$ cat design/flow/design.v
module LASER (
input CLK,
input RST,
input [3:0] X,
input [3:0] Y,
output reg [3:0] C1X,
output reg [3:0] C1Y,
output reg [3:0] C2X,
output reg [3:0] C2Y,
output reg DONE);
parameter LFSR_WIDTH = 10;
parameter [LFSR_WIDTH-1:0] threshold = 10'd150;
reg [LFSR_WIDTH-1:0] q;  
wire feedback;  
assign feedback = q[9] ^ q[6];
always @(posedge CLK) begin
    if (RST)
        q <= 10'h1;  
    else
        q <= {q[LFSR_WIDTH-2:0], feedback};  
end
wire [3:0] step;
assign step = (q[5])? 4'b0001: 4'b0010;   
reg [1:0] current_state;
reg [1:0] next_state;
parameter  INIT = 0;
parameter READ = 1;
parameter WALK = 2;
parameter OUTPUT = 3;
reg [5:0] cover_prev;  
reg [5:0] cover_current;  
reg [5:0] cover_max;  
reg [5:0] cnt;  
reg [3:0] corX [39:0];  
reg [3:0] corY [39:0];
reg [3:0] x1, y1, x2, y2;  
reg [3:0] tmpX1, tmpY1, tmpX2, tmpY2; 
reg [3:0] dx1, dy1, dx2, dy2;
reg [19:0] round;  
parameter MAX_ROUND = 20'd2000;
parameter [5:0] LAST = 6'd41;  
always @(posedge CLK) begin
  if (current_state == INIT) begin
    corX[cnt] <= X;
    corY[cnt] <= Y;
  end
  if (current_state == READ || next_state == READ) begin
    corX[cnt] <= X;
    corY[cnt] <= Y;
  end
end
always @(*) begin
  if (cnt == 6'd0 || cnt == LAST || next_state == READ || RST) begin
    dx1 = 4'd0; dy1 = 4'd0;
    dx2 = 4'd0; dy2 = 4'd0;
  end
  else if (next_state == WALK) begin
    dx1 = (tmpX1 > corX[cnt-6'd1])? tmpX1 - corX[cnt-6'd1] : corX[cnt-6'd1] - tmpX1;
    dy1 = (tmpY1 > corY[cnt-6'd1])? tmpY1 - corY[cnt-6'd1] : corY[cnt-6'd1] - tmpY1;
    dx2 = (tmpX2 > corX[cnt-6'd1])? tmpX2 - corX[cnt-6'd1] : corX[cnt-6'd1] - tmpX2;
    dy2 = (tmpY2 > corY[cnt-6'd1])? tmpY2 - corY[cnt-6'd1] : corY[cnt-6'd1] - tmpY2;
  end
  else begin
    dx1 = 4'd0; dy1 = 4'd0;
    dx2 = 4'd0; dy2 = 4'd0;
  end
end
always @(posedge CLK) begin
  if (RST)
    current_state <= INIT;
  else
    current_state <= next_state;
end
always @(*) begin
  case (current_state)
    INIT:
      next_state = (RST)? INIT: READ;
    READ:
      next_state = (cnt == 6'd39)? WALK: READ;
    WALK:  
      next_state = (round == MAX_ROUND)? OUTPUT: WALK;
    OUTPUT:
      next_state = INIT;
    default:
      next_state = INIT;
  endcase
end
always @(posedge CLK) begin
  if (RST)
    round <= 0;
  else if (current_state == OUTPUT)
    round <= 0;
  else if (current_state == WALK) begin
    if (cnt == LAST)
      round <= round + 1;
  end
end
always @(posedge CLK) begin
  if (RST) begin
    tmpX2 <= 4'd7; 
  end
  else if (current_state == OUTPUT) begin
    tmpX2 <= 4'd7;
  end
  else if (current_state == WALK && cnt == 6'd0) begin  
    if (q[5]) tmpX2 <= (x2+step < 16)? x2+step : 15; 
    else      tmpX2 <= (x2 > step) ? x2-step : 0;  
  end
end
always @(posedge CLK) begin
  if (RST) begin
    tmpY2 <= 4'd7;
  end
  else if (current_state == OUTPUT) begin
    tmpY2 <= 4'd7;
  end
  else if (current_state == WALK && cnt == 6'd0) begin  
    if (q[9]) tmpY2 <= (y2+step < 16)? y2+step : 15;
    else      tmpY2 <= (y2 > step)? y2-step : 0;  
  end
end
always @(posedge CLK) begin
  if (RST) begin
    tmpX1 <= 4'd7;
  end
  else if (current_state == OUTPUT) begin
    tmpX1 <= 4'd7;
  end
  else if (current_state == WALK && cnt == 6'd0) begin  
    if (q[0]) tmpX1 <= (x1+step < 16)? x1+step : 15;  
    else      tmpX1 <= (x1 > step)? x1-step : 0; 
  end
end
always @(posedge CLK) begin
  if (RST) begin
    tmpY1 <= 4'd7;
  end
  else if (current_state == OUTPUT) begin
    tmpY1 <= 4'd7;
  end
  else if (current_state == WALK && cnt == 6'd0) begin  
    if (q[3]) tmpY1 <= (y1+step < 16)? y1+step : 15; 
    else      tmpY1 <= (y1 > step)? y1-step : 0;  
  end
end
always @(posedge CLK) begin
  if (RST) begin
    x1 <= 4'd0; y1 <= 4'd0;
    x2 <= 4'd8; y2 <= 4'd8;
  end
  else if (current_state == OUTPUT) begin
    x1 <= 4'd0; y1 <= 4'd0;
    x2 <= 4'd8; y2 <= 4'd8;
  end
  else if (current_state == WALK) begin
    if (cnt == LAST) begin
      if(cover_current > cover_prev) begin
        x1 <= tmpX1; y1 <= tmpY1;
        x2 <= tmpX2; y2 <= tmpY2;
      end
      else begin  
        if (q < threshold) begin  
          x1 <= tmpX1; y1 <= tmpY1;
          x2 <= tmpX2; y2 <= tmpY2;
        end
      end
    end
  end
end
always @(posedge CLK) begin
  if (RST)
    cover_prev <= 6'd0;
  else if (current_state == OUTPUT)
    cover_prev <= 6'd0;
  else if (current_state == WALK) begin
    if(cnt == LAST) begin  
      if(cover_current > cover_prev)
        cover_prev <= cover_current;
      else begin  
        if (q < threshold)   
          cover_prev <= cover_current;
      end
    end
  end
end
always @(posedge CLK) begin
  if(RST)
    cover_current <= 6'd0;
  else if(next_state == OUTPUT)   
    cover_current <= 6'd0;
  else if(current_state == WALK) begin
    if(cnt > 0) begin
      if (cnt == LAST)
        cover_current <= 6'd0;
      else begin
        cover_current <= cover_current +
        ((dx1 + dy1 <= 4) || (dx1 == 3 && dy1 == 2) || (dx1 == 2 && dy1 == 3) ||
         (dx2 + dy2 <= 4) || (dx2 == 3 && dy2 == 2) || (dx2 == 2 && dy2 == 3));        
      end
    end
    else 
      cover_current <= 6'd0;
  end
  else
    cover_current <= 6'd0;
end
always @(posedge CLK) begin
  if(RST)
    cover_max <= 6'd0;
  else if(current_state == WALK) begin
    if(cnt == LAST) begin  
      if(cover_current > cover_max)
        cover_max <= cover_current;
    end
  end
  else if(current_state == OUTPUT)
    cover_max <= 0;
  else
    cover_max <= 0;
end
always @(posedge CLK) begin
  if (RST)
    cnt <= 0;
  else if (current_state == OUTPUT || next_state == OUTPUT)
    cnt <= 0;
  else if (next_state == READ)  
    cnt <= cnt + 1;
  else if (current_state == WALK) begin
      cnt <= (cnt == LAST)? 0: cnt+1;
  end
  else
    cnt <= 0;
end
always @(posedge CLK) begin
  if (RST) begin
    C1X <= 4'd7; C1Y <= 4'd7;
    C2X <= 4'd7; C2Y <= 4'd7;
  end
  else if (current_state == WALK) begin
    if(cnt == LAST) begin
      if(cover_current > cover_max) begin
        C1X <= tmpX1; C1Y <= tmpY1;
        C2X <= tmpX2; C2Y <= tmpY2;
      end
    end
  end
end
always @(posedge CLK) begin
  if(RST)
    DONE <= 1'b0;
  else if (next_state == OUTPUT)
    DONE <= 1'b1;
  else
    DONE <= 1'b0;
end
endmodule
$ cat design/flow/run.sh
#!/bin/bash
# the make line also repeats each setting of config.mk as NAME=value (left out here)
make -C /OpenROAD-flow-scripts/flow DESIGN_CONFIG=/design/flow/config.mk WORK_HOME=/design/flow/orfs CLKGATE_MAP_FILE= finish
$ cat design/flow/config.mk
export PLATFORM = sky130hd
export DESIGN_NAME = LASER
export DESIGN_NICKNAME = LASER
export VERILOG_FILES = /design/flow/design.v
export SDC_FILE = /design/flow/constraint.sdc
export NUM_CORES = 4
export LEC_CHECK = 0
export CAP_MARGIN = 40
export CORE_MARGIN = 2
export CORE_UTILIZATION = 72
export CTS_CLUSTER_SIZE = 24
export PLACE_DENSITY_LB_ADDON = 0.28
export SETUP_SLACK_MARGIN = 0.83
export SLEW_MARGIN = 20
$ cat design/flow/constraint.sdc
create_clock -name core_clock -period 5.43 [get_ports {CLK}]
set_input_delay 1.0860 -clock core_clock [delete_from_list [all_inputs] [get_ports {CLK}]]
set_output_delay 1.0860 -clock core_clock [all_outputs]
set_load 0.01 [all_outputs]
==> results of run 1 <==
-- per-layer routing --
metal / GRT usage [%] / vias to the layer above
met5: 0 / -
met1: 50.7 / 6598
met3: 12.6 / 374
met4: 28.6 / 6
li1: - / 5502
met2: 69.2 / 1257
-- through the flow --
stage	util (%)	setup TNS, ns
6_report	85.5	-2.08
5_1_grt	85.5	-3.23
4_1_cts	84.7	-0.653
3_5_place_dp	77.9	-1.09
3_3_place_gp	77.9	-0.491
2_1_floorplan	-	-0.732
-- timing repair --
item,in CTS,in global routing
pin swaps,12,13
gates cloned,4,1
gates resized,37,15
setup endpoints to repair,6,6
setup buffers,14,4
-- layout make-up --
cell class | count | area, um2
repair buffers | 169 | 1570
well taps | 341 | 427
multi-input cells | 819 | 7450
flip-flops and latches | 427 | 11800
fillers | 1086 | 3880
clock buffers | 49 | 1100
inverters | 61 | 231
clock inverters | 28 | 310
==> impl_metrics.ini, run 1 <==
; generated from flow reports
[run_status]
violations = setup timing
outcome = complete, but fails checks

[logic_synthesis]
synth_top_area_share_pct = 49.5
ys.flop_type = edfxtp_1
synth_area_um2 = 19400
top_cell = edfxtp_1
postSynthSeqShare_pct = 60.6
ys_sh_xor_pct = 1.89
fp_nets = 1474
synth-compound-area-share_pct = 6.87
ys.flops = 427
ys_chip_area_um2 = 19400
top_area_cell = edfxtp_1
ys_top_cells_by_count = 320 x edfxtp_1, 144 x nor2_1, 107 x dfxtp_1, 96 x mux4_2, 72 x ha_1
mux_share_pct = 12.2
async_flop_share_pct = 0
ys_types = 78
synthCells = 1374
ys_sh_simple_pct = 9.12
ys_sh_adder_pct = 6.50
ys_warn_count = 1
top_cells_by_area = edfxtp_1 50%, mux4_2 11%, dfxtp_1 11%
ys_cells = 1374
logic_family = multiplexers
syn_area_per_cell_um2 = 14.1
edf_count = 320

[placement]
place_ws_ns = -0.279
port_buffers = 26
numPlacedInstances = 1782
gp_congestion = 0.918
dp_hpwl_mm = 30.8
placed_cell_area_um2 = 20800

[power_and_ir_drop]
pg_seq_uw = 3550
p_int_uw = 6090
p_total_uw = 8350
vdd_drop_max_uv = 522
leakage_uw = 0.00817
p_comb_uw = 1700
clock_net_power_uw = 3100
power_density_nw_per_um2 = 366
power-top-group = registers
netSwitchingFraction_pct = 27.1
combPwrFrac_pct = 20.4
p_clk_share_pct = 37.1
seqPwrFrac_pct = 42.5
p_sw_uw = 2260

[worst_setup_path]
arrival_ns = 6.32
r2r_slack_ns = -0.45
rr_endpoint = cover_current[4]$_SDFF_PP0_
critPathSlowestCell = mux4_2
cp_num_buf_inv = 5
crit_family = adder cells
endpoint_kind = flop
crit_start = cnt[0]$_SDFF_PP0_
slowest_delay_ns = 0.54
r2r_start = cnt[0]$_SDFF_PP0_
critPathKind = reg -> reg
worstPathRequired_ns = 5.87
cp.depth = 27
reg2reg_depth = 27
worstPathMaxFanout = 11
crit_path_end = cover_current[4]$_SDFF_PP0_
critPathLaunchType = flop

[detailed_routing]
vias_per_cell = 7.25
routedLengthMet1_mm = 19.0
vias = 13737
drt.antenna.violating_nets = 0
wl_met2_mm = 28.3
top_layer_used = met5
detail_route.wl_per_cell_um = 31.3
diodes = 0
wl_met3_mm = 6.91
drtIter0Drc = 2466
routed_wl_mm = 59.3
dr.pass1.iters = 6
drc_errors = 0

[sta]
fmax_mhz = 170
worst_pin_slew_ns = 0.872
min_period_ns = 5.88
setup_violations = 6
whs_ns = 0.462
finalWorstSetupSlack_ns = -0.451
relSlewSlack_pct = 41.6
finalHoldViolCount = 0
rsz0062_at_grt = yes
slew_viol_final = 0
clock_skew_ns = 0.0235
finalCritPeriodShare_pct = 108

[die]
core-area_um2 = 26700
fp_util_pct = 72.6
dieArea_um2 = 28300
fp.dieH_um = 168
core.rowCount = 60
boundaryPins = 27
die_w_um = 168

[clock_tree]
htreeDepth = 2
cts-root-buf = clkbuf_16
path_clk_slew_ns = 0.07
ctsHoldBuffers = 0
clk_latency_ns = 0.57
clockBufferDepth = 3
clock-sinks = 427
cts_tree = yes
cts-buffers-inserted = 43

[layout]
nNetsFinal = 1621
syn_to_final_growth_pct = 17.7
instances_no_fill = 1894
final_area_um2 = 22800

[flow_run]
warnings = 54
maxCapViolCount = 0

[grt]
grt_max_degree = 46
grt_pass1_wl_mm = 87.8
antenna_found_initial = 3
overflow = 0
track_usage_pct = 42.9
grt_pass1_vias = 13744

[min_path]
whs_path_depth = 1
min_path_type = reg -> reg
min_to = q[3]$_SDFF_PP0_
hold_start = q[2]$_SDFF_PP0_
==> inputs of run 2 (changes only) <==
ABC_AREA = 0   (was not set)
CAP_MARGIN = 20   (was 40)
CELL_PAD_IN_SITES_GLOBAL_PLACEMENT = 1   (was not set)
CORE_ASPECT_RATIO = 0.61   (was not set)
CORE_UTILIZATION = 63   (was 72)
CTS_CLUSTER_SIZE = not set   (was 24)
MIN_ROUTING_LAYER = met1   (was not set)
PLACE_DENSITY = 0.64   (was not set)
PLACE_DENSITY_LB_ADDON = not set   (was 0.28)
SETUP_SLACK_MARGIN = -0.31   (was 0.83)
SLEW_MARGIN = 15   (was 20)
clock period = 5.21 ns   (was 5.43 ns; I/O delays follow)
==> run 2 against run 1 <==
The layout still fails its checks (setup timing). Area after synthesis did not move. Clock skew decreased by 0.0067 ns. Sequential cell count unchanged. Critical path type unchanged.
==> impl_metrics.ini, run 2 <==
; generated from flow reports
[placement]
placed_cell_area_um2 = 21000
gp_congestion = 0.929
place_ws_ns = -0.544
dp_hpwl_mm = 33.1
port_buffers = 26
numPlacedInstances = 1862

[logic_synthesis]
ys_cells = 1374
ys_top_cells_by_count = 320 x edfxtp_1, 144 x nor2_1, 107 x dfxtp_1, 96 x mux4_2, 72 x ha_1
synth-compound-area-share_pct = 6.87
ys_warn_count = 1
async_flop_share_pct = 0
fp_nets = 1474
top_area_cell = edfxtp_1
postSynthSeqShare_pct = 60.6
top_cells_by_area = edfxtp_1 50%, mux4_2 11%, dfxtp_1 11%
synth_top_area_share_pct = 49.5
ys_chip_area_um2 = 19400
top_cell = edfxtp_1
synth_area_um2 = 19400
syn_area_per_cell_um2 = 14.1
edf_count = 320
ys_types = 78
logic_family = multiplexers
synthCells = 1374
ys_sh_xor_pct = 1.89
ys.flops = 427
ys_sh_simple_pct = 9.12
ys_sh_adder_pct = 6.50
ys.flop_type = edfxtp_1
mux_share_pct = 12.2

[sta]
fmax_mhz = 171
setup_violations = 6
slew_viol_final = 0
worst_pin_slew_ns = 1.09
rsz0062_at_grt = yes
min_period_ns = 5.85
finalWorstSetupSlack_ns = -0.641
finalHoldViolCount = 0
finalCritPeriodShare_pct = 112
tns_ns = -3.29
relSlewSlack_pct = 27.3
clock_skew_ns = 0.0168

[detailed_routing]
drtIter0Drc = 1261
drc_errors = 0
dr.pass1.iters = 5
vias = 12511
diodes = 0
routed_wl_mm = 50.4
vias_per_cell = 6.36
drt.antenna.violating_nets = 0
detail_route.wl_per_cell_um = 25.6

[die]
die_w_um = 229
dieArea_um2 = 32300
boundaryPins = 27
core.rowCount = 50
fp.dieH_um = 141
core-area_um2 = 30500
fp_util_pct = 63.7

[worst_setup_path]
cp_num_buf_inv = 4
cp.depth = 27
worstPathRequired_ns = 5.64
crit_family = adder cells
r2r_start = cnt[0]$_SDFF_PP0_
endpoint_kind = flop
arrival_ns = 6.28
r2r_slack_ns = -0.64
critPathKind = reg -> reg
crit_start = cnt[0]$_SDFF_PP0_
critPathSlowestCell = mux4_2
rr_endpoint = cover_current[4]$_SDFF_PP0_
critPathLaunchType = flop
slowest_delay_ns = 0.58
worstPathMaxFanout = 5
reg2reg_depth = 27
crit_path_end = cover_current[4]$_SDFF_PP0_

[power_and_ir_drop]
seqPwrFrac_pct = 43.9
p_clk_share_pct = 34.6
p_sw_uw = 2150
leakage_uw = 0.00816
combPwrFrac_pct = 21.5
clock_net_power_uw = 2910
power-top-group = registers
power_density_nw_per_um2 = 367
netSwitchingFraction_pct = 25.6
p_int_uw = 6260
pg_seq_uw = 3690
vdd_drop_max_uv = 299
p_comb_uw = 1810

[min_path]
min_to = cover_prev[4]$_SDFFE_PP0P_
hold_start = cover_prev[4]$_SDFFE_PP0P_
min_path_type = reg -> reg
whs_path_depth = 2

[grt]
grt.busiest_layer = met1
use_met2_pct = 45.5
antenna_found_initial = 3
grt_pass1_wl_mm = 75.9
grt_pass1_vias = 12017
track_usage_pct = 31.9
overflow = 0
gr-usage-met1_pct = 49.5
use_met3_pct = 8.15
grt_max_degree = 46

[clock_tree]
clock-sinks = 427
cts_tree = yes
ctsHoldBuffers = 0
cts-root-buf = clkbuf_16
clockBufferDepth = 3
cts-buffers-inserted = 39
htreeDepth = 2
path_clk_slew_ns = 0.07
clk_latency_ns = 0.55

[layout]
instances_no_fill = 1967
utilization_pct = 75.3
nNetsFinal = 1622
final_area_um2 = 22900
syn_to_final_growth_pct = 18.2

[flow_run]
maxCapViolCount = 0
warnings = 55

[run_status]
violations = setup timing
outcome = complete, but fails checks
## run 2: per-stage QoR
step,hold WS (ns),total power [uW]
after detailed placement,0.459,5220
after global routing,0.483,8670
final,0.470,8410
after floorplan,0.432,4610
after CTS,0.468,8340
after global placement,0.450,5200
## run 2: cell type report
type	instances	area, um2
inverter	61	231
clock buffer	54	1110
timing repair buffer	174	1670
tap	416	520
clock inverter	16	170
fill	1856	7530
multi-input combinational	819	7470
sequential	427	11800
## run 2: per-layer routing
metal	share of wire, %	up-vias
met5	0.026	-
met4	2.2	2
met3	10	89
met2	43	584
met1	44	6319
li1	-	5517
## run 2: what timing repair did
item | 4_1_cts | 5_1_grt
setup buffers | 35 | 7
pin swaps | 17 | 14
gates cloned | 6 | 0
setup endpoints to repair | 5 | 6
gates resized | 36 | 13
==> inputs of run 3 (changes only) <==
ABC_AREA = not set   (was 0)
CELL_PAD_IN_SITES_GLOBAL_PLACEMENT = not set   (was 1)
CORE_ASPECT_RATIO = not set   (was 0.61)
CORE_UTILIZATION = 72   (was 63)
CTS_CLUSTER_SIZE = 47   (was not set)
MIN_ROUTING_LAYER = not set   (was met1)
PLACE_DENSITY = not set   (was 0.64)
PLACE_DENSITY_LB_ADDON = 0.0   (was not set)
SETUP_SLACK_MARGIN = -0.33   (was -0.31)
SLEW_MARGIN = 20   (was 15)
clock period = 3.32 ns   (was 5.21 ns; I/O delays follow)
==> run 3 against run 2 <==
The layout still fails its checks (setup timing). Core utilization up 14 points. Power rose by 64%. Clock power increased by 72%. First-iteration DRC count up 130%. Final cell count increased by 1.9%. Clock skew rose by 0.014 ns. Critical path type unchanged. Highest routed layer is now met4.
==> impl_metrics.ini, run 3 <==
; generated from flow reports
[logic_synthesis]
ys.flops = 427
synth_area_um2 = 19400
async_flop_share_pct = 0
logic_family = multiplexers
ys_chip_area_um2 = 19400
postSynthSeqShare_pct = 60.6
ys_sh_adder_pct = 6.50
ys_sh_simple_pct = 9.12
ys_types = 78
fp_nets = 1474
top_cell = edfxtp_1
mux_share_pct = 12.2
top_cells_by_area = edfxtp_1 50%, mux4_2 11%, dfxtp_1 11%
ys_cells = 1374
synthCells = 1374
top_area_cell = edfxtp_1
ys_sh_xor_pct = 1.89
ys_warn_count = 1
synth-compound-area-share_pct = 6.87
synth_top_area_share_pct = 49.5
syn_area_per_cell_um2 = 14.1
ys.flop_type = edfxtp_1
ys_top_cells_by_count = 320 x edfxtp_1, 144 x nor2_1, 107 x dfxtp_1, 96 x mux4_2, 72 x ha_1
edf_count = 320

[worst_setup_path]
crit_path_end = cover_current[4]$_SDFF_PP0_
r2r_start = cnt[1]$_SDFF_PP0_
worstPathMaxFanout = 17
critPathLaunchType = flop
slowest_delay_ns = 0.71
r2r_slack_ns = -2.84
critPathSlowestCell = nor2b_1
critPathKind = reg -> reg
crit_start = cnt[1]$_SDFF_PP0_
reg2reg_depth = 26
arrival_ns = 6.61
rr_endpoint = cover_current[4]$_SDFF_PP0_
cp.depth = 26
worstPathRequired_ns = 3.77
endpoint_kind = flop
crit_family = simple AND/OR/NAND/NOR gates
cp_num_buf_inv = 4

[placement]
gp_congestion = 0.890
place_ws_ns = -2.36
dp_hpwl_mm = 32.5
port_buffers = 26

[sta]
finalWorstSetupSlack_ns = -2.84
tns_ns = -16.43
finalCritPeriodShare_pct = 185
worst_pin_slew_ns = 1.12
slew_viol_final = 0
whs_ns = 0.465
rsz0062_at_grt = yes
relSlewSlack_pct = 25.4
finalHoldViolCount = 0
clock_skew_ns = 0.0306
setup_violations = 11
min_period_ns = 6.16
fmax_mhz = 162

[die]
fp.dieH_um = 168
core.rowCount = 60
dieArea_um2 = 28300
core-area_um2 = 26700
fp_util_pct = 72.6
boundaryPins = 27
die_w_um = 168

[clock_tree]
cts-root-buf = clkbuf_16
path_clk_slew_ns = 0.07
clk_latency_ns = 0.59
cts_tree = yes
clock-sinks = 427
htreeDepth = 2
clockBufferDepth = 3
ctsHoldBuffers = 0
cts-buffers-inserted = 42

[power_and_ir_drop]
netSwitchingFraction_pct = 28.9
p_total_uw = 13800
seqPwrFrac_pct = 42.1
clock_net_power_uw = 5000
vdd_drop_max_uv = 681
pg_seq_uw = 5800
combPwrFrac_pct = 21.7
p_clk_share_pct = 36.3
leakage_uw = 0.00871
power_density_nw_per_um2 = 581
power-top-group = registers
p_sw_uw = 3990
p_int_uw = 9800
p_comb_uw = 2990

[detailed_routing]
dr.pass1.iters = 17
drc_errors = 0
drt.antenna.violating_nets = 0
vias_per_cell = 7.50
vias = 15026
routed_wl_mm = 69.3
detail_route.wl_per_cell_um = 34.6
drtIter0Drc = 2871

[min_path]
min_path_type = reg -> reg
min_to = cover_prev[5]$_SDFFE_PP0P_
hold_start = cover_prev[5]$_SDFFE_PP0P_
whs_path_depth = 2

[grt]
grt_max_degree = 46
track_usage_pct = 46.1
grt_pass1_wl_mm = 93.6
antenna_found_initial = 6
overflow = 0
grt_pass1_vias = 14255

[layout]
logic_area_um2 = 7540
flop_area_um2 = 11800
nNetsFinal = 1720
nFillCells = 972
syn_to_final_growth_pct = 22.4

[run_status]
outcome = complete, but fails checks
violations = setup timing

[flow_run]
warnings = 54
maxCapViolCount = 0
## run 3: through the flow
stage / utilization [%] / cell area [um2] / std cells
after global routing: 88.8 / 23700 / 1997
after floorplan: - / 19600 / 1374
after CTS: 87.8 / 23500 / 1977
final: 88.8 / 23700 / 2004
after global placement: 81.0 / 21600 / 1883
after detailed placement: 81.0 / 21600 / 1883
## run 3: timing repair
action | in CTS | in global routing
resized | 48 | 41
pin swaps | 19 | 25
gates cloned | 4 | 1
setup buffers | 14 | 17
endpoints found under the setup margin | 6 | 6
## run 3: cell type report
class	instances	share of cell area, %
timing repair buffer	269	9.98
inverter	61	0.975
clock buffer	47	4.73
multi-input combinational	819	31.8
tap	341	1.80
antenna	11	0.116
clock inverter	29	1.09
sequential	427	49.5
## run 3: metal layers
| layer | vias up | share of wire (%) | track usage [%] |
|---|---|---|---|
| met5 | - | 0 | 0 |
| met4 | 0 | 9.9 | 28.6 |
| met3 | 523 | 16 | 14.9 |
| met2 | 1812 | 44 | 72.1 |
| met1 | 6975 | 29 | 56.6 |
| li1 | 5716 | - | - |
==> inputs of run 4 (changes only) <==
ABC_AREA = 0   (was not set)
CELL_PAD_IN_SITES_GLOBAL_PLACEMENT = 0   (was not set)
CORE_ASPECT_RATIO = 1.03   (was not set)
CORE_UTILIZATION = 68   (was 72)
CTS_CLUSTER_SIZE = not set   (was 47)
MIN_ROUTING_LAYER = met1   (was not set)
PLACE_DENSITY = 0.64   (was not set)
PLACE_DENSITY_LB_ADDON = not set   (was 0.0)
SETUP_SLACK_MARGIN = 0.96   (was -0.33)
SLEW_MARGIN = 0   (was 20)
clock period = 3.25 ns   (was 3.32 ns; I/O delays follow)
==> run 4 against run 3 <==
The layout still fails its checks (setup timing). Sequential cell count did not move. Final area grew 5.2%. Hold slack improved by 0.0073 ns. Maximum frequency down 2.9%. Sequential power up 2%. Highest routed layer is now met5. Largest power group unchanged. Synthesized cell count unchanged. Count of clock-buffer cells in the layout is 2 higher.
==> impl_metrics.ini, run 4 <==
; generated from flow reports
[sta]
clock_skew_ns = 0.0209
finalHoldViolCount = 0
worst_pin_slew_ns = 0.938
finalCritPeriodShare_pct = 195
slew_viol_final = 0
fmax_mhz = 158
relSlewSlack_pct = 37.3
setup_violations = 6
rsz0062_at_grt = yes
finalWorstSetupSlack_ns = -3.10
min_period_ns = 6.35

[die]
die_w_um = 170
core-area_um2 = 28000
boundaryPins = 27
core.rowCount = 62
fp_util_pct = 69.3
dieArea_um2 = 29900
fp.dieH_um = 175

[logic_synthesis]
mux_share_pct = 12.2
ys_chip_area_um2 = 19400
synth-compound-area-share_pct = 6.87
postSynthSeqShare_pct = 60.6
syn_area_per_cell_um2 = 14.1
logic_family = multiplexers
top_cell = edfxtp_1
synth_area_um2 = 19400
synthCells = 1374
async_flop_share_pct = 0
ys_types = 78
top_cells_by_area = edfxtp_1 50%, mux4_2 11%, dfxtp_1 11%
synth_top_area_share_pct = 49.5
ys_sh_simple_pct = 9.12
edf_count = 320
ys_top_cells_by_count = 320 x edfxtp_1, 144 x nor2_1, 107 x dfxtp_1, 96 x mux4_2, 72 x ha_1
ys_sh_adder_pct = 6.50
top_area_cell = edfxtp_1
ys.flops = 427
ys_cells = 1374
ys.flop_type = edfxtp_1
ys_sh_xor_pct = 1.89
ys_warn_count = 1
fp_nets = 1474

[detailed_routing]
dr.pass1.iters = 7
routed_wl_mm = 71.1
vias_per_cell = 7.38
vias = 15233
detail_route.wl_per_cell_um = 34.5
drtIter0Drc = 2520
drc_errors = 0
drt.antenna.violating_nets = 0

[power_and_ir_drop]
pg_seq_uw = 5920
leakage_uw = 0.00904
p_comb_uw = 3240
p_clk_share_pct = 36.7
p_sw_uw = 4130
seqPwrFrac_pct = 40.9
vdd_drop_max_uv = 601
clock_net_power_uw = 5320
combPwrFrac_pct = 22.4
netSwitchingFraction_pct = 28.5
power-top-group = registers
power_density_nw_per_um2 = 580
p_int_uw = 10400

[worst_setup_path]
rr_endpoint = cover_current[4]$_SDFF_PP0_
worstPathRequired_ns = 3.69
critPathLaunchType = flop
critPathSlowestCell = mux4_2
r2r_start = cnt[0]$_SDFF_PP0_
crit_path_end = cover_current[4]$_SDFF_PP0_
endpoint_kind = flop
crit_start = cnt[0]$_SDFF_PP0_
cp.depth = 28
worstPathMaxFanout = 7
arrival_ns = 6.79
crit_family = adder cells
reg2reg_depth = 28
path_common_cell = buf_12
cp_num_buf_inv = 6
critPathKind = reg -> reg
r2r_slack_ns = -3.10
slowest_delay_ns = 0.61

[run_status]
violations = setup timing
outcome = complete, but fails checks

[clock_tree]
path_clk_slew_ns = 0.08
clockBufferDepth = 3
clock-sinks = 427
clk_latency_ns = 0.58
cts_tree = yes
cts-root-buf = clkbuf_16
htreeDepth = 2
cts-buffers-inserted = 42

[layout]
nNetsFinal = 1748
nFillCells = 1003
utilization_pct = 89.2
syn_to_final_growth_pct = 28.7

[grt]
overflow = 0
grt_pass1_vias = 14436
antenna_found_initial = 1
grt_max_degree = 46
grt_pass1_wl_mm = 94.7
track_usage_pct = 44.4

[min_path]
min_path_type = reg -> reg
hold_start = q[1]$_SDFF_PP0_
whs_path_depth = 1
min_to = q[2]$_SDFF_PP0_

[placement]
dp_hpwl_mm = 32.2
gp_congestion = 0.936
port_buffers = 26
place_ws_ns = -2.53

[flow_run]
warnings = 56
maxCapViolCount = 0
==> run 4: layer usage <==
layer  vias up  part of all wire (%)  GRT usage (%)
li1       5766                     -              -
met1      7215                    30           54.6
met2      1688                    46           70.2
met3       562                    14           10.5
met4         2                    10           31.0
met5         -                 0.018              0
==> run 4: cell type report <==
cell class	instances	area [um2]	share of cell area, %
multi-input combinational	819	8100	32.4
sequential	427	11800	47.1
antenna	2	5.00	0.0200
clock inverter	24	282	1.13
timing repair buffer	297	2980	11.9
inverter	61	235	0.942
clock buffer	49	1130	4.53
tap	384	480	1.92
==> run 4: per-stage QoR <==
| stage | cells | area (um2) | setup TNS (ns) | hold slack [ns] | power [uW] |
|---|---|---|---|---|---|
| 6_report | 2063 | 25000 | -17.70 | 0.472 | 14500 |
| 5_1_grt | 2061 | 25000 | -18.12 | 0.476 | 14700 |
| 4_1_cts | 2041 | 24500 | -14.04 | 0.468 | 13700 |
| 3_5_place_dp | 1902 | 21800 | -14.87 | 0.461 | 8350 |
| 3_3_place_gp | 1902 | 21800 | -13.71 | 0.447 | 8300 |
| 2_1_floorplan | 1374 | 19900 | -13.76 | 0.432 | 7410 |
==> run 4: repair_timing <==
item	in CTS	in global routing
setup endpoints to repair	393	350
gates resized	92	66
hold buffers	0	0
cloned	4	0
pin swaps	46	36
setup buffers	62	20
hold endpoints to repair	0	0
==> inputs of run 5 (changes only) <==
ABC_AREA = not set   (was 0)
CELL_PAD_IN_SITES_DETAIL_PLACEMENT = 1   (was not set)
CELL_PAD_IN_SITES_GLOBAL_PLACEMENT = 2   (was 0)
CORE_ASPECT_RATIO = not set   (was 1.03)
CORE_UTILIZATION = 32   (was 68)
PLACE_DENSITY = not set   (was 0.64)
PLACE_DENSITY_LB_ADDON = 0.27   (was not set)
SETUP_SLACK_MARGIN = 1.61   (was 0.96)
SLEW_MARGIN = 20   (was 0)
clock period = 7.58 ns   (was 3.25 ns; I/O delays follow)
==> run 5 against run 4 <==
Now clean on timing, DRC and antenna. Die size rose by 110%. Sequential share of layout area rose by 3.2 points. Synthesized cell count did not move. Via count fell by 23%.
==> impl_metrics.ini, run 5 <==
; generated from flow reports
[logic_synthesis]
syn_area_per_cell_um2 = 14.1
ys_top_cells_by_count = 320 x edfxtp_1, 144 x nor2_1, 107 x dfxtp_1, 96 x mux4_2, 72 x ha_1
top_cell = edfxtp_1
ys_sh_adder_pct = 6.50
fp_nets = 1474
ys_sh_simple_pct = 9.12
ys_cells = 1374
ys_warn_count = 1
top_area_cell = edfxtp_1
synth_top_area_share_pct = 49.5
logic_family = multiplexers
synth_area_um2 = 19400
postSynthSeqShare_pct = 60.6
ys.flops = 427
synth-compound-area-share_pct = 6.87
ys_types = 78
ys.flop_type = edfxtp_1
ys_sh_xor_pct = 1.89
synthCells = 1374
top_cells_by_area = edfxtp_1 50%, mux4_2 11%, dfxtp_1 11%
async_flop_share_pct = 0
edf_count = 320
ys_chip_area_um2 = 19400
mux_share_pct = 12.2

[grt]
antenna_found_initial = 0
grt_max_degree = 47
track_usage_pct = 16.7
grt_pass1_wl_mm = 78.9
overflow = 0
grt_pass1_vias = 12418

[sta]
finalWorstSetupSlack_ns = 1.75
min_period_ns = 5.83
fmax_mhz = 172
worst_pin_slew_ns = 1.06
setup_violations = 0
tns_ns = 0
rsz0062_at_grt = yes
clock_skew_ns = 0.0218
slew_viol_final = 0
relSlewSlack_pct = 29.4
finalHoldViolCount = 0
finalCritPeriodShare_pct = 76.9

[clock_tree]
ctsHoldBuffers = 0
htreeDepth = 2
cts-buffers-inserted = 47
path_clk_slew_ns = 0.06
cts_tree = yes
cts-root-buf = clkbuf_16
clock-sinks = 427
clockBufferDepth = 3
clk_latency_ns = 0.59

[die]
die_w_um = 250
dieArea_um2 = 62600
fp.dieH_um = 250
core.rowCount = 90
boundaryPins = 27
fp_util_pct = 32.3
core-area_um2 = 60100

[run_status]
outcome = timing/DRC/antenna clean

[worst_setup_path]
cp.depth = 29
crit_family = adder cells
arrival_ns = 6.28
r2r_start = cnt[0]$_SDFF_PP0_
rr_endpoint = cover_current[4]$_SDFF_PP0_
cp_num_buf_inv = 4
critPathKind = reg -> reg
slowest_delay_ns = 0.52
worstPathMaxFanout = 5
worstPathRequired_ns = 8.04
critPathSlowestCell = mux4_2
crit_path_end = cover_current[4]$_SDFF_PP0_
r2r_slack_ns = 1.75
crit_start = cnt[0]$_SDFF_PP0_
endpoint_kind = flop
reg2reg_depth = 29
critPathLaunchType = flop

[power_and_ir_drop]
combPwrFrac_pct = 18.3
p_comb_uw = 1090
p_clk_share_pct = 39.1
leakage_uw = 0.00804
p_sw_uw = 1540
vdd_drop_max_uv = 145
pg_seq_uw = 2540
clock_net_power_uw = 2330
p_int_uw = 4410
power_density_nw_per_um2 = 255
power-top-group = registers
seqPwrFrac_pct = 42.6
netSwitchingFraction_pct = 25.9

[detailed_routing]
routed_wl_mm = 51.7
drc_errors = 0
diodes = 0
drt.antenna.violating_nets = 0
drtIter0Drc = 782
dr.pass1.iters = 4
vias = 11773
vias_per_cell = 5.14
detail_route.wl_per_cell_um = 22.6

[placement]
gp_congestion = 0.785
place_ws_ns = 0.672
dp_hpwl_mm = 33.1
port_buffers = 26

[layout]
nNetsFinal = 1571
utilization_pct = 38.9
syn_to_final_growth_pct = 20.5
nFillCells = 6167

[min_path]
min_path_type = reg -> reg
min_to = current_state[2]$_DFF_P_
whs_path_depth = 2
hold_start = current_state[0]$_DFF_P_

[flow_run]
maxCapViolCount = 0
warnings = 51
run 5: area by class of cell:
cell class	count	area, um2	share of cell area [%]
tap	782	978	4.18
clock inverter	31	329	1.41
inverter	61	231	0.990
clock buffer	56	1250	5.35
sequential	427	11800	50.3
multi-input combinational	819	7530	32.2
timing repair buffer	115	1310	5.59
run 5: repair_timing:
item | 4_1_cts | 5_1_grt
cloned | 7 | 1
buffers inserted | 35 | 23
setup endpoints to repair | 6 | 6
gates resized | 52 | 45
pin swaps | 11 | 19
run 5: metrics by stage:
stage	total power, uW	instance area [um2]	instances	hold slack [ns]
after floorplan	3140	19500	1374	0.432
after global placement	3390	20600	2138	0.444
after detailed placement	3390	20600	2138	0.455
after CTS	5920	22900	2267	0.464
after global routing	6170	23400	2291	0.476
final	5950	23400	2291	0.461
run 5: metal layers:
metal | track usage, % | wire length, um | vias up
met1 | 22.7 | 23800 | 6089
met3 | 3.21 | 2040 | 76
met4 | 4.17 | 1050 | 0
li1 | - | - | 5416
met2 | 27.4 | 24800 | 192
met5 | 0 | 0 | -
==> inputs of run 6 (changes only) <==
CELL_PAD_IN_SITES_DETAIL_PLACEMENT = 2   (was 1)
CELL_PAD_IN_SITES_GLOBAL_PLACEMENT = 1   (was 2)
CORE_ASPECT_RATIO = 1.53   (was not set)
CORE_MARGIN = 4   (was 2)
CORE_UTILIZATION = 40   (was 32)
GPL_ROUTABILITY_DRIVEN = 0   (was not set)
GPL_TIMING_DRIVEN = 0   (was not set)
MIN_ROUTING_LAYER = met2   (was met1)
PLACE_DENSITY = 0.41   (was not set)
PLACE_DENSITY_LB_ADDON = not set   (was 0.27)
SETUP_SLACK_MARGIN = not set   (was 1.61)
SLEW_MARGIN = 15   (was 20)
clock period = 8.87 ns   (was 7.58 ns; I/O delays follow)
==> run 6 against run 5 <==
Final cell count fell by 8.6%. Hold slack improved by 0.0053 ns. Still clean on timing, DRC and antenna. Largest power group unchanged. Synthesized cell count stayed put. Highest routed layer is now met5. Clock power fell by 22%.
==> impl_metrics.ini, run 6 <==
; generated from flow reports
[worst_setup_path]
crit_family = buffers and inverters
critPathKind = reg -> reg
endpoint_kind = flop
r2r_slack_ns = 0.62
slowest_delay_ns = 0.55
worstPathRequired_ns = 9.30
r2r_start = cnt[0]$_SDFF_PP0_
cp.depth = 30
worstPathMaxFanout = 10
crit_start = cnt[0]$_SDFF_PP0_
path_common_cell = ha_1
critPathSlowestCell = mux4_2
reg2reg_depth = 30
arrival_ns = 8.68
crit_path_end = cover_current[4]$_SDFF_PP0_
rr_endpoint = cover_current[4]$_SDFF_PP0_
cp_num_buf_inv = 8
critPathLaunchType = flop

[clock_tree]
path_clk_slew_ns = 0.06
cts_post_setup_buffers_inserted = 0
clockBufferDepth = 3
htreeDepth = 2
clk_latency_ns = 0.58
cts-buffers-inserted = 44
cts-root-buf = clkbuf_16
cts_tree = yes
ctsHoldBuffers = 0
clock-sinks = 427

[grt]
track_usage_pct = 32.8
overflow = 0
antenna_found_initial = 0
grt_max_degree = 41
grt_pass1_vias = 18871
grt_pass1_wl_mm = 86.7

[detailed_routing]
drtIter0Drc = 2210
detail_route.wl_per_cell_um = 27.5
drt.antenna.violating_nets = 0
drc_errors = 0
routed_wl_mm = 57.6
dr.pass1.iters = 5
vias = 15733
vias_per_cell = 7.52

[logic_synthesis]
edf_count = 320
ys.flops = 427
ys_cells = 1374
synth-compound-area-share_pct = 6.87
top_cells_by_area = edfxtp_1 50%, mux4_2 11%, dfxtp_1 11%
ys_sh_simple_pct = 9.12
synthCells = 1374
top_cell = edfxtp_1
ys_types = 78
ys_sh_adder_pct = 6.50
postSynthSeqShare_pct = 60.6
ys_chip_area_um2 = 19400
synth_top_area_share_pct = 49.5
mux_share_pct = 12.2
syn_area_per_cell_um2 = 14.1
fp_nets = 1474
logic_family = multiplexers
ys.flop_type = edfxtp_1
ys_top_cells_by_count = 320 x edfxtp_1, 144 x nor2_1, 107 x dfxtp_1, 96 x mux4_2, 72 x ha_1
ys_warn_count = 1
async_flop_share_pct = 0
top_area_cell = edfxtp_1
ys_sh_xor_pct = 1.89
synth_area_um2 = 19400

[layout]
syn_to_final_growth_pct = 12.6
nNetsFinal = 1545
utilization_pct = 45.7

[power_and_ir_drop]
netSwitchingFraction_pct = 27.1
p_int_uw = 3430
p_sw_uw = 1280
pg_seq_uw = 2170
p_clk_share_pct = 38.5
leakage_uw = 0.00752
p_comb_uw = 727
vdd_drop_max_uv = 177
seqPwrFrac_pct = 46.0
clock_net_power_uw = 1810
combPwrFrac_pct = 15.4
power_density_nw_per_um2 = 216
power-top-group = registers
p_total_uw = 4710

[die]
core.rowCount = 99
core-area_um2 = 47800
die_w_um = 186
boundaryPins = 27
fp_util_pct = 40.6
fp.dieH_um = 280
dieArea_um2 = 52200

[sta]
worst_pin_slew_ns = 1.15
setup_violations = 0
finalCritPeriodShare_pct = 93.0
fmax_mhz = 121
slew_viol_final = 0
finalHoldViolCount = 0
relSlewSlack_pct = 23.1
clock_skew_ns = 0.0289
rsz0062_at_grt = no
min_period_ns = 8.25

[flow_run]
warnings = 52
maxCapViolCount = 0

[min_path]
min_path_type = reg -> reg
min_to = q[3]$_SDFF_PP0_
whs_path_depth = 1
hold_start = q[2]$_SDFF_PP0_

[run_status]
outcome = timing/DRC/antenna clean

[placement]
port_buffers = 25
dp_hpwl_mm = 41.7
## run 6: per-layer routing
layer | share of wire (%) | vias up | wire length (um) | track usage, %
li1 | - | 5320 | - | -
met1 | 0 | 5499 | 0 | -
met2 | 62 | 4647 | 35800 | 47.3
met3 | 32 | 261 | 18600 | 35.6
met4 | 5.3 | 6 | 3070 | 5.48
met5 | 0.20 | - | 118 | 3.05
## run 6: timing repair
action	in CTS	in global routing
pin swaps	0	0
setup endpoints to repair	6	6
gates resized	6	13
## run 6: metrics by stage
step	setup TNS, ns	instances	setup WS [ns]	cell area [um2]	hold WS [ns]
5_1_grt	0	2087	0.0917	21800	0.490
6_report	0	2093	0.620	21800	0.466
4_1_cts	0	2087	0.0540	21800	0.471
3_5_place_dp	-1.67	2006	-0.440	20400	0.463
2_1_floorplan	0	1374	2.35	19400	0.432
3_3_place_gp	-0.799	2005	-0.270	20400	0.455
## run 6: cell type report
cell class | count | area (um2)
multi-input combinational | 819 | 7170
sequential | 427 | 11800
tap | 606 | 758
timing repair buffer | 26 | 221
clock buffer | 56 | 1160
fill | 4700 | 26000
antenna | 6 | 15.0
clock inverter | 26 | 225
buffer | 66 | 320
inverter | 61 | 229
==> inputs of run 7 (changes only) <==
ABC_AREA = 1   (was not set)
CAP_MARGIN = 30   (was 20)
CELL_PAD_IN_SITES_GLOBAL_PLACEMENT = 2   (was 1)
CORE_ASPECT_RATIO = 0.55   (was 1.53)
CORE_MARGIN = 10   (was 4)
CORE_UTILIZATION = 49   (was 40)
CTS_CLUSTER_SIZE = 27   (was not set)
MIN_ROUTING_LAYER = met1   (was met2)
PLACE_DENSITY = not set   (was 0.41)
PLACE_DENSITY_LB_ADDON = 0.12   (was not set)
SETUP_SLACK_MARGIN = -0.76   (was not set)
clock period = 8.03 ns   (was 8.87 ns; I/O delays follow)
==> run 7 against run 6 <==
The flow now stops in global routing (5_1_grt). Die size decreased by 4.9%. Area after synthesis increased by 2.9%. Synthesized cell count increased by 41%.
==> impl_metrics.ini, run 7 <==
; physical design summary
[logic_synthesis]
fp_nets = 2040
async_flop_share_pct = 0
synthCells = 1940
ys_sh_xor_pct = 1.27
synth_area_um2 = 20000
top_area_cell = edfxtp_1
ys_sh_adder_pct = 6.31
ys_sh_simple_pct = 15.3
syn_area_per_cell_um2 = 10.3
ys.flop_type = edfxtp_1
logic_family = simple AND/OR/NAND/NOR gates
top_cell = edfxtp_1
ys_cells = 1940
synth-compound-area-share_pct = 13.3
ys_chip_area_um2 = 20000
synth_top_area_share_pct = 48.1
top_cells_by_area = edfxtp_1 48%, dfxtp_1 11%, nand2_1 5.1%
ys_top_cells_by_count = 320 x edfxtp_1, 273 x nand2_1, 245 x nor2_1, 168 x o21ai_0, 147 x inv_1
mux_share_pct = 0
ys.flops = 427
edf_count = 320
postSynthSeqShare_pct = 58.8
ys_warn_count = 1
ys_types = 56

[clock_tree]
cts-buffers-inserted = 40
ctsHoldBuffers = 0
htreeDepth = 2
clock-sinks = 427
cts-root-buf = clkbuf_16
clockBufferDepth = 3

[placement]
dp_hpwl_mm = 64.7
place_ws_ns = -0.220
numPlacedInstances = 2508
port_buffers = 26

[die]
core-area_um2 = 39900
core.rowCount = 54
dieArea_um2 = 49600
die_w_um = 292
fp.dieH_um = 170
boundaryPins = 27
fp_util_pct = 50.0

[run_status]
outcome = stopped before the end
haltStage = global routing (5_1_grt)
## run 7: repair_timing
item | in CTS
pin swaps | 0
endpoints found under the setup margin | 3
buffers inserted | 0
gates resized | 5
## run 7: metrics by stage
| step | utilization, % | setup TNS, ns | area [um2] |
|---|---|---|---|
| after global placement | 52.3 | 0 | 20900 |
| after detailed placement | 52.6 | -0.649 | 21000 |
| after floorplan | - | 0 | 20000 |
| after CTS | 55.8 | -2.74 | 22300 |
==> inputs of run 8 (changes only) <==
ABC_AREA = not set   (was 1)
CAP_MARGIN = 40   (was 30)
CELL_PAD_IN_SITES_DETAIL_PLACEMENT = not set   (was 2)
CELL_PAD_IN_SITES_GLOBAL_PLACEMENT = not set   (was 2)
CORE_ASPECT_RATIO = not set   (was 0.55)
CORE_MARGIN = 2   (was 10)
CORE_UTILIZATION = 66   (was 49)
CTS_CLUSTER_SIZE = not set   (was 27)
GPL_ROUTABILITY_DRIVEN = not set   (was 0)
GPL_TIMING_DRIVEN = not set   (was 0)
MIN_ROUTING_LAYER = not set   (was met1)
PLACE_DENSITY_LB_ADDON = not set   (was 0.12)
SETUP_SLACK_MARGIN = not set   (was -0.76)
SLEW_MARGIN = 20   (was 15)
clock period = 4.07 ns   (was 8.03 ns; I/O delays follow)
==> run 8 against run 7 <==
Now fails the layout checks on setup timing. Die size shrank 38%. Area after synthesis shrank 2.9%. Synthesized cell count down 29%.
==> impl_metrics.ini, run 8 <==
; generated from flow reports
[worst_setup_path]
r2r_start = cnt[0]$_SDFF_PP0_
endpoint_kind = flop
worstPathMaxFanout = 12
arrival_ns = 6.16
crit_family = AND-OR/OR-AND gates
worstPathRequired_ns = 4.49
crit_path_end = cover_current[4]$_SDFF_PP0_
rr_endpoint = cover_current[4]$_SDFF_PP0_
reg2reg_depth = 27
r2r_slack_ns = -1.67
critPathLaunchType = flop
cp.depth = 27
path_common_cell = buf_6
slowest_delay_ns = 0.44
critPathSlowestCell = a211oi_2
critPathKind = reg -> reg
cp_num_buf_inv = 6
crit_start = cnt[0]$_SDFF_PP0_

[sta]
tns_ns = -9.10
fmax_mhz = 174
slew_viol_final = 0
finalCritPeriodShare_pct = 141
min_period_ns = 5.74
relSlewSlack_pct = 43.5
finalWorstSetupSlack_ns = -1.67
setup_violations = 6
clock_skew_ns = 0.0263
finalHoldViolCount = 0
rsz0062_at_grt = yes
worst_pin_slew_ns = 0.847

[power_and_ir_drop]
combPwrFrac_pct = 20.4
p_int_uw = 8260
p_comb_uw = 2250
power_density_nw_per_um2 = 468
power-top-group = registers
seqPwrFrac_pct = 42.9
p_sw_uw = 2760
p_total_uw = 11000
netSwitchingFraction_pct = 25.0
leakage_uw = 0.00858
vdd_drop_max_uv = 480
pg_seq_uw = 4730
clock_net_power_uw = 4040
p_clk_share_pct = 36.7

[min_path]
min_path_type = reg -> reg
whs_path_depth = 2
min_to = cover_prev[1]$_SDFFE_PP0P_
hold_start = cover_prev[1]$_SDFFE_PP0P_

[run_status]
violations = setup timing
outcome = complete, but fails checks

[detailed_routing]
routed_wl_mm = 50.2
diodes = 0
drt.antenna.violating_nets = 0
drc_errors = 0
vias = 12792
dr.pass1.iters = 5
vias_per_cell = 6.35
detail_route.wl_per_cell_um = 24.9
drtIter0Drc = 1423

[logic_synthesis]
ys_types = 78
synth_area_um2 = 19400
ys_cells = 1374
postSynthSeqShare_pct = 60.6
ys.flops = 427
ys_warn_count = 1
top_area_cell = edfxtp_1
ys_chip_area_um2 = 19400
synth-compound-area-share_pct = 6.87
mux_share_pct = 12.2
top_cells_by_area = edfxtp_1 50%, mux4_2 11%, dfxtp_1 11%
fp_nets = 1474
edf_count = 320
top_cell = edfxtp_1
ys_sh_xor_pct = 1.89
synth_top_area_share_pct = 49.5
syn_area_per_cell_um2 = 14.1
logic_family = multiplexers
synthCells = 1374
ys_sh_adder_pct = 6.50
ys_sh_simple_pct = 9.12
ys.flop_type = edfxtp_1
ys_top_cells_by_count = 320 x edfxtp_1, 144 x nor2_1, 107 x dfxtp_1, 96 x mux4_2, 72 x ha_1
async_flop_share_pct = 0

[flow_run]
maxCapViolCount = 0
warnings = 56

[die]
fp_util_pct = 67.2
boundaryPins = 27
core-area_um2 = 28900
dieArea_um2 = 30800
die_w_um = 175
core.rowCount = 62
fp.dieH_um = 175

[grt]
grt_pass1_vias = 13049
grt_pass1_wl_mm = 76.5
grt_max_degree = 46
track_usage_pct = 33.4
overflow = 0
antenna_found_initial = 0

[placement]
gp_congestion = 0.919
dp_hpwl_mm = 31.5
port_buffers = 26
place_ws_ns = -1.63

[clock_tree]
cts-root-buf = clkbuf_16
htreeDepth = 2
cts_tree = yes
clock-sinks = 427
clockBufferDepth = 3
cts-buffers-inserted = 43
path_clk_slew_ns = 0.06
clk_latency_ns = 0.55

[layout]
syn_to_final_growth_pct = 21.4
nNetsFinal = 1700
[run 8: timing repair]
item / 4_1_cts / 5_1_grt
pin swaps: 15 / 22
setup endpoints to repair: 6 / 6
buffers inserted: 20 / 5
resized: 44 / 22
hold buffers: 0 / 0
gates cloned: 3 / 0
[run 8: layout make-up]
type	instances	area, um2
Timing Repair Buffer	248	2140
Inverter	61	231
Clock buffer	53	1160
Fill cell	1491	5300
Clock inverter	24	275
Multi-Input combinational cell	819	7510
Sequential cell	427	11800
Tap cell	384	480
[run 8: stage by stage]
stage          utilization, %  hold slack (ns)  std cells  area [um2]
2_1_floorplan               -            0.432       1374       19600
3_3_place_gp             74.9            0.452       1913       21600
3_5_place_dp             74.9            0.459       1913       21600
4_1_cts                  81.3            0.465       2012       23500
5_1_grt                  81.6            0.481       2016       23600
6_report                 81.6            0.464       2016       23600
[run 8: layer usage]
| layer | part of all wire, % | up-vias | GRT usage (%) |
|---|---|---|---|
| li1 | - | 5658 | - |
| met1 | 37 | 6300 | 42.3 |
| met2 | 51 | 669 | 58.1 |
| met3 | 7.9 | 165 | 5.19 |
| met4 | 4.6 | 0 | 13.9 |
| met5 | 0 | - | 0 |
==> inputs of run 9 (changes only) <==
CAP_MARGIN = 20   (was 40)
CELL_PAD_IN_SITES_DETAIL_PLACEMENT = 2   (was not set)
CORE_UTILIZATION = 40   (was 66)
HOLD_SLACK_MARGIN = 0.25   (was not set)
MIN_ROUTING_LAYER = met2   (was not set)
PLACE_DENSITY = 0.41   (was not set)
clock period = 4.73 ns   (was 4.07 ns; I/O delays follow)
==> run 9 against run 8 <==
The layout still fails its checks (setup timing). Non-clock buffer count down 27. First-iteration DRC count grew 33%. Maximum frequency decreased by 1.6%. Power is 12% lower. Register-to-register slack improved by 0.57 ns. Critical path type unchanged. Largest power group unchanged.
==> impl_metrics.ini, run 9 <==
; generated from flow reports
[sta]
clock_skew_ns = 0.0313
finalHoldViolCount = 0
whs_ns = 0.466
finalWorstSetupSlack_ns = -1.10
rsz0062_at_grt = yes
worst_pin_slew_ns = 1.02
min_period_ns = 5.83
fmax_mhz = 171
finalCritPeriodShare_pct = 123
setup_violations = 6
relSlewSlack_pct = 32.3
slew_viol_final = 0

[placement]
placed_cell_area_um2 = 21500
numPlacedInstances = 2096
dp_hpwl_mm = 38.0
place_ws_ns = -1.24
port_buffers = 26
gp_congestion = 0.844

[power_and_ir_drop]
pg_seq_uw = 4070
clock_net_power_uw = 3600
combPwrFrac_pct = 20.7
power-top-group = registers
leakage_uw = 0.00845
seqPwrFrac_pct = 42.1
netSwitchingFraction_pct = 27.0
p_clk_share_pct = 37.2
p_sw_uw = 2610
vdd_drop_max_uv = 377
p_int_uw = 7060
p_comb_uw = 2000
power_density_nw_per_um2 = 407

[detailed_routing]
drtIter0Drc = 1898
dr.pass1.iters = 6
drt.antenna.violating_nets = 0
vias = 16579
drc_errors = 0
detail_route.wl_per_cell_um = 25.8
vias_per_cell = 7.45
routed_wl_mm = 57.5

[clock_tree]
cts_tree = yes
ctsHoldBuffers = 0
cts-buffers-inserted = 47
clockBufferDepth = 3
cts-root-buf = clkbuf_16
path_clk_slew_ns = 0.06
htreeDepth = 2
clock-sinks = 427
clk_latency_ns = 0.62

[logic_synthesis]
edf_count = 320
ys_sh_adder_pct = 6.50
mux_share_pct = 12.2
postSynthSeqShare_pct = 60.6
logic_family = multiplexers
synth_area_um2 = 19400
ys_sh_simple_pct = 9.12
ys_warn_count = 1
ys_cells = 1374
ys.flops = 427
ys.flop_type = edfxtp_1
top_area_cell = edfxtp_1
syn_area_per_cell_um2 = 14.1
top_cell = edfxtp_1
top_cells_by_area = edfxtp_1 50%, mux4_2 11%, dfxtp_1 11%
ys_top_cells_by_count = 320 x edfxtp_1, 144 x nor2_1, 107 x dfxtp_1, 96 x mux4_2, 72 x ha_1
ys_sh_xor_pct = 1.89
fp_nets = 1474
synth-compound-area-share_pct = 6.87
ys_types = 78
async_flop_share_pct = 0
synthCells = 1374
ys_chip_area_um2 = 19400
synth_top_area_share_pct = 49.5

[grt]
grt_pass1_wl_mm = 87.3
grt_max_degree = 46
track_usage_pct = 34.5
grt_pass1_vias = 20114
overflow = 0
antenna_found_initial = 0

[worst_setup_path]
r2r_start = cnt[0]$_SDFF_PP0_
worstPathRequired_ns = 5.21
crit_start = cnt[0]$_SDFF_PP0_
endpoint_kind = flop
cp_num_buf_inv = 6
critPathKind = reg -> reg
crit_family = adder cells
worstPathMaxFanout = 8
critPathLaunchType = flop
cp.depth = 25
arrival_ns = 6.31
path_common_cell = buf_4
reg2reg_depth = 25
critPathSlowestCell = mux4_2
r2r_slack_ns = -1.10
rr_endpoint = cover_current[2]$_SDFF_PP0_
crit_path_end = cover_current[2]$_SDFF_PP0_
slowest_delay_ns = 0.58

[die]
boundaryPins = 27
fp_util_pct = 40.5
core.rowCount = 80
dieArea_um2 = 50300
die_w_um = 224
fp.dieH_um = 224
core-area_um2 = 47800

[flow_run]
maxCapViolCount = 0
warnings = 55

[run_status]
violations = setup timing
outcome = complete, but fails checks

[layout]
nNetsFinal = 1677
logic_area_um2 = 7570
syn_to_final_growth_pct = 22.2
final_area_um2 = 23700
instances_no_fill = 2226
nFillCells = 4496
flop_area_um2 = 11800
utilization_pct = 49.6

[min_path]
min_to = cover_prev[2]$_SDFFE_PP0P_
hold_start = cover_prev[2]$_SDFFE_PP0P_
min_path_type = reg -> reg
whs_path_depth = 2
-- run 9: stage by stage --
step	total power (uW)	TNS [ns]
2_1_floorplan	5080	-4.88
3_3_place_gp	5780	-6.27
3_5_place_dp	5820	-6.77
4_1_cts	9550	-5.15
5_1_grt	10000	-7.46
6_report	9660	-6.01
-- run 9: timing repair --
action / in CTS / in global routing
setup buffers: 15 / 31
gates cloned: 2 / 1
endpoints found under the setup margin: 6 / 6
resized: 45 / 38
pin swaps: 20 / 23
-- run 9: final cells by class --
cell class,count,share of cell area (%)
clock buffer,69,5.54
multi-input combinational,819,31.9
antenna,1,0.0106
tap,615,3.24
inverter,61,0.976
clock inverter,13,0.659
sequential,427,49.6
timing repair buffer,221,8.07
-- run 9: routing by layer --
metal / vias up / track usage, % / share of wire [%]
met2: 4983 / 43.2 / 54
li1: 5573 / - / -
met3: 272 / 45.2 / 41
met1: 5747 / - / 0
met5: - / 2.25 / 0.17
met4: 4 / 5.51 / 4.5
==> inputs of run 10 (changes only) <==
CORE_MARGIN = 9   (was 2)
clock period = 8.87 ns   (was 4.73 ns; I/O delays follow)
==> run 10 against run 9 <==
Now clean on timing, DRC and antenna. Die size up 13%. Clock power down 45%. Global-route usage down 5.4 points. Sequential share of layout area up 4.1 points. Via count down 6.4%. Worst setup slack better by 2.6 ns. First-iteration DRC count down 2.4%. Sequential cell count unchanged. Area after synthesis unchanged. Register-to-register slack better by 2.6 ns. Non-clock buffer count down 170. Largest power group unchanged.
==> impl_metrics.ini, run 10 <==
; generated from flow reports
[clock_tree]
path_clk_slew_ns = 0.06
clock-sinks = 427
cts-root-buf = clkbuf_16
clockBufferDepth = 3
cts_tree = yes
ctsHoldBuffers = 0
clk_latency_ns = 0.61
cts_post_setup_buffers_inserted = 0
cts-buffers-inserted = 49
cts_resized = 0
htreeDepth = 2

[worst_setup_path]
r2r_slack_ns = 1.50
cp_num_buf_inv = 4
rr_endpoint = cover_current[4]$_SDFF_PP0_
critPathSlowestCell = ha_4
crit_family = adder cells
crit_path_end = cover_current[4]$_SDFF_PP0_
reg2reg_depth = 26
worstPathRequired_ns = 9.35
endpoint_kind = flop
critPathLaunchType = flop
slowest_delay_ns = 0.69
arrival_ns = 7.85
worstPathMaxFanout = 35
critPathKind = reg -> reg
path_common_cell = ha_1
cp.depth = 26
r2r_start = cnt[0]$_SDFF_PP0_
crit_start = cnt[0]$_SDFF_PP0_

[logic_synthesis]
synth_top_area_share_pct = 49.5
ys_sh_adder_pct = 6.50
edf_count = 320
logic_family = multiplexers
syn_area_per_cell_um2 = 14.1
fp_nets = 1474
ys_sh_simple_pct = 9.12
ys.flops = 427
top_cell = edfxtp_1
ys_warn_count = 1
ys.flop_type = edfxtp_1
top_cells_by_area = edfxtp_1 50%, mux4_2 11%, dfxtp_1 11%
synth-compound-area-share_pct = 6.87
ys_cells = 1374
synthCells = 1374
ys_chip_area_um2 = 19400
ys_sh_xor_pct = 1.89
async_flop_share_pct = 0
ys_top_cells_by_count = 320 x edfxtp_1, 144 x nor2_1, 107 x dfxtp_1, 96 x mux4_2, 72 x ha_1
ys_types = 78
mux_share_pct = 12.2
postSynthSeqShare_pct = 60.6
top_area_cell = edfxtp_1
synth_area_um2 = 19400

[die]
boundaryPins = 27
die_w_um = 238
fp.dieH_um = 238
core.rowCount = 80
dieArea_um2 = 56800
core-area_um2 = 47800
fp_util_pct = 40.5

[sta]
worst_pin_slew_ns = 1.15
clock_skew_ns = 0.0241
finalHoldViolCount = 0
fmax_mhz = 136
tns_ns = 0
setup_violations = 0
min_period_ns = 7.37
rsz0062_at_grt = no
slew_viol_final = 0
finalCritPeriodShare_pct = 83.1
relSlewSlack_pct = 23.4

[power_and_ir_drop]
vdd_drop_max_uv = 161
power_density_nw_per_um2 = 223
netSwitchingFraction_pct = 26.7
p_comb_uw = 725
seqPwrFrac_pct = 44.6
combPwrFrac_pct = 14.9
p_clk_share_pct = 40.5
pg_seq_uw = 2170
p_sw_uw = 1300
p_int_uw = 3570
clock_net_power_uw = 1970
power-top-group = registers
leakage_uw = 0.00753

[min_path]
hold_start = q[4]$_SDFF_PP0_
min_path_type = reg -> reg
whs_path_depth = 1
min_to = q[5]$_SDFF_PP0_

[grt]
grt_max_degree = 46
overflow = 0
grt_pass1_vias = 18673
grt_pass1_wl_mm = 82.6
antenna_found_initial = 0
track_usage_pct = 29.1

[detailed_routing]
drt.antenna.violating_nets = 0
detail_route.wl_per_cell_um = 26.3
routed_wl_mm = 54.4
vias = 15513
drc_errors = 0
dr.pass1.iters = 7
drtIter0Drc = 1853
vias_per_cell = 7.52

[flow_run]
maxCapViolCount = 0
warnings = 52

[layout]
final_area_um2 = 21900
syn_to_final_growth_pct = 12.9
nNetsFinal = 1509

[placement]
placed_cell_area_um2 = 20400
dp_hpwl_mm = 36.1
gp_congestion = 0.824
port_buffers = 26

[run_status]
outcome = timing/DRC/antenna clean
run 10: cell type report:
class | instances | area (um2)
fillers | 4614 | 25900
flip-flops and latches | 427 | 11800
multi-input cells | 819 | 7170
clock buffers | 60 | 1270
well taps | 615 | 769
repair buffers | 51 | 448
clock inverters | 29 | 265
inverters | 61 | 229
diodes | 1 | 2.50
run 10: per-layer routing:
metal / part of all wire, % / routed length, um / up-vias / track usage (%)
li1: - / - / 5245 / -
met1: 0 / 0 / 5433 / -
met2: 55 / 29700 / 4575 / 35.4
met3: 40 / 21800 / 254 / 37.7
met4: 5.1 / 2770 / 6 / 6.29
met5: 0.29 / 158 / - / 4.54
run 10: stage by stage:
| stage | hold WS [ns] | instances | util, % | power, uW | setup WS, ns |
|---|---|---|---|---|---|
| finish | 0.464 | 2063 | 45.8 | 4870 | 1.50 |
| global route | 0.478 | 2062 | 45.8 | 5050 | 0.876 |
| CTS | 0.471 | 2062 | 45.8 | 4880 | 1.53 |
| detailed placement | 0.465 | 1973 | 42.6 | 2910 | 1.55 |
| global placement | 0.447 | 1973 | 42.6 | 2900 | 1.74 |
| floorplan | 0.432 | 1374 | - | 2670 | 2.35 |
==> inputs of run 11 (changes only) <==
CAP_MARGIN = 35   (was 20)
CELL_PAD_IN_SITES_DETAIL_PLACEMENT = not set   (was 2)
CORE_MARGIN = 2   (was 9)
CORE_UTILIZATION = 71   (was 40)
CTS_CLUSTER_SIZE = 24   (was not set)
HOLD_SLACK_MARGIN = not set   (was 0.25)
MIN_ROUTING_LAYER = not set   (was met2)
PLACE_DENSITY = not set   (was 0.41)
SETUP_SLACK_MARGIN = -0.35   (was not set)
clock period = 3.64 ns   (was 8.87 ns; I/O delays follow)
==> run 11 against run 10 <==
Now fails the layout checks on setup timing. Synthesized cell count did not move. Via count fell by 4.7%. Sequential cell count did not move. Register-to-register slack got worse by 3.9 ns. Largest cell class unchanged. Sequential power rose by 140%. Core utilization rose by 42 points. Routed wire length rose by 21%. Hold slack improved by 0.0051 ns.
==> impl_metrics.ini, run 11 <==
; generated from flow reports
[worst_setup_path]
worstPathRequired_ns = 4.06
endpoint_kind = flop
r2r_slack_ns = -2.43
rr_endpoint = cover_current[4]$_SDFF_PP0_
crit_start = cnt[1]$_SDFF_PP0_
r2r_start = cnt[1]$_SDFF_PP0_
crit_path_end = cover_current[4]$_SDFF_PP0_
critPathKind = reg -> reg
crit_family = adder cells
cp.depth = 27
slowest_delay_ns = 0.47
reg2reg_depth = 27
cp_num_buf_inv = 4
worstPathMaxFanout = 8
arrival_ns = 6.49
critPathSlowestCell = mux4_2
critPathLaunchType = flop

[sta]
setup_violations = 6
slew_viol_final = 0
finalWorstSetupSlack_ns = -2.43
finalHoldViolCount = 0
min_period_ns = 6.07
finalCritPeriodShare_pct = 167
clock_skew_ns = 0.0516
rsz0062_at_grt = yes
relSlewSlack_pct = 41.8
worst_pin_slew_ns = 0.872
fmax_mhz = 165

[power_and_ir_drop]
p_sw_uw = 3420
p_int_uw = 8670
p_total_uw = 12100
leakage_uw = 0.00871
vdd_drop_max_uv = 530
clock_net_power_uw = 4130
combPwrFrac_pct = 22.0
netSwitchingFraction_pct = 28.3
power_density_nw_per_um2 = 511
pg_seq_uw = 5290
seqPwrFrac_pct = 43.8
power-top-group = registers
p_comb_uw = 2660
p_clk_share_pct = 34.2

[die]
boundaryPins = 27
dieArea_um2 = 28700
die_w_um = 169
fp_util_pct = 72.2
fp.dieH_um = 169
core-area_um2 = 26900
core.rowCount = 60

[layout]
utilization_pct = 88.0
nFillCells = 1030
flop_area_um2 = 11800
nNetsFinal = 1738
instances_no_fill = 2009
syn_to_final_growth_pct = 21.9
logic_area_um2 = 7520

[grt]
grt_pass1_wl_mm = 89.8
antenna_found_initial = 8
use_met3_pct = 10.4
gr-usage-met1_pct = 53.4
grt_max_degree = 46
grt.busiest_layer = met2
use_met2_pct = 69.6
track_usage_pct = 43.3
overflow = 0
grt_pass1_vias = 13949

[logic_synthesis]
top_area_cell = edfxtp_1
postSynthSeqShare_pct = 60.6
async_flop_share_pct = 0
ys_top_cells_by_count = 320 x edfxtp_1, 144 x nor2_1, 107 x dfxtp_1, 96 x mux4_2, 72 x ha_1
synth_top_area_share_pct = 49.5
ys_sh_xor_pct = 1.89
synth-compound-area-share_pct = 6.87
fp_nets = 1474
synth_area_um2 = 19400
synthCells = 1374
ys_sh_simple_pct = 9.12
ys_chip_area_um2 = 19400
mux_share_pct = 12.2
top_cell = edfxtp_1
syn_area_per_cell_um2 = 14.1
edf_count = 320
ys.flops = 427
ys.flop_type = edfxtp_1
ys_types = 78
top_cells_by_area = edfxtp_1 50%, mux4_2 11%, dfxtp_1 11%
ys_sh_adder_pct = 6.50
logic_family = multiplexers
ys_warn_count = 1
ys_cells = 1374

[detailed_routing]
detail_route.wl_per_cell_um = 32.8
drt.antenna.violating_nets = 0
dr.pass1.iters = 6
drtIter0Drc = 2658
drc_errors = 0
vias_per_cell = 7.36
vias = 14783
diodes = 0
routed_wl_mm = 65.9

[min_path]
min_path_type = reg -> reg
whs_path_depth = 2
min_to = cover_prev[1]$_SDFFE_PP0P_
hold_start = cover_prev[1]$_SDFFE_PP0P_

[clock_tree]
ctsHoldBuffers = 0
path_clk_slew_ns = 0.09
clk_latency_ns = 0.57
cts_tree = yes
cts-root-buf = clkbuf_16
htreeDepth = 2
cts-buffers-inserted = 42
clockBufferDepth = 3
clock-sinks = 427

[flow_run]
warnings = 56
maxCapViolCount = 0

[placement]
port_buffers = 26
dp_hpwl_mm = 33.2
gp_congestion = 0.879
place_ws_ns = -2.09
numPlacedInstances = 1899

[run_status]
violations = setup timing
outcome = complete, but fails checks
-- run 11: stage by stage --
| stage | cell area, um2 | hold slack (ns) | TNS [ns] |
|---|---|---|---|
| 2_1_floorplan | 19600 | 0.432 | -11.42 |
| 3_3_place_gp | 21800 | 0.446 | -10.75 |
| 3_5_place_dp | 21800 | 0.453 | -11.78 |
| 4_1_cts | 23300 | 0.472 | -11.43 |
| 5_1_grt | 23600 | 0.486 | -14.80 |
| 6_report | 23600 | 0.469 | -13.87 |
-- run 11: layout make-up --
type,count,share of cell area [%]
sequential,427,49.7
multi-input combinational,819,31.8
timing repair buffer,287,10.5
clock buffer,54,4.63
tap,341,1.80
inverter,61,0.979
clock inverter,20,0.550
-- run 11: routing by layer --
metal	vias to the layer above	part of all wire, %
met4	16	10
li1	5736	-
met1	7039	31
met2	1510	46
met5	-	0.19
met3	482	13
-- run 11: what timing repair did --
item                                    CTS  global route
gates cloned                              1             1
gates resized                            35            42
pin swaps                                16            15
endpoints found under the setup margin    6             6
setup buffers                            13            26
Power figures rest on the tool's default switching activity, not on a simulated workload.
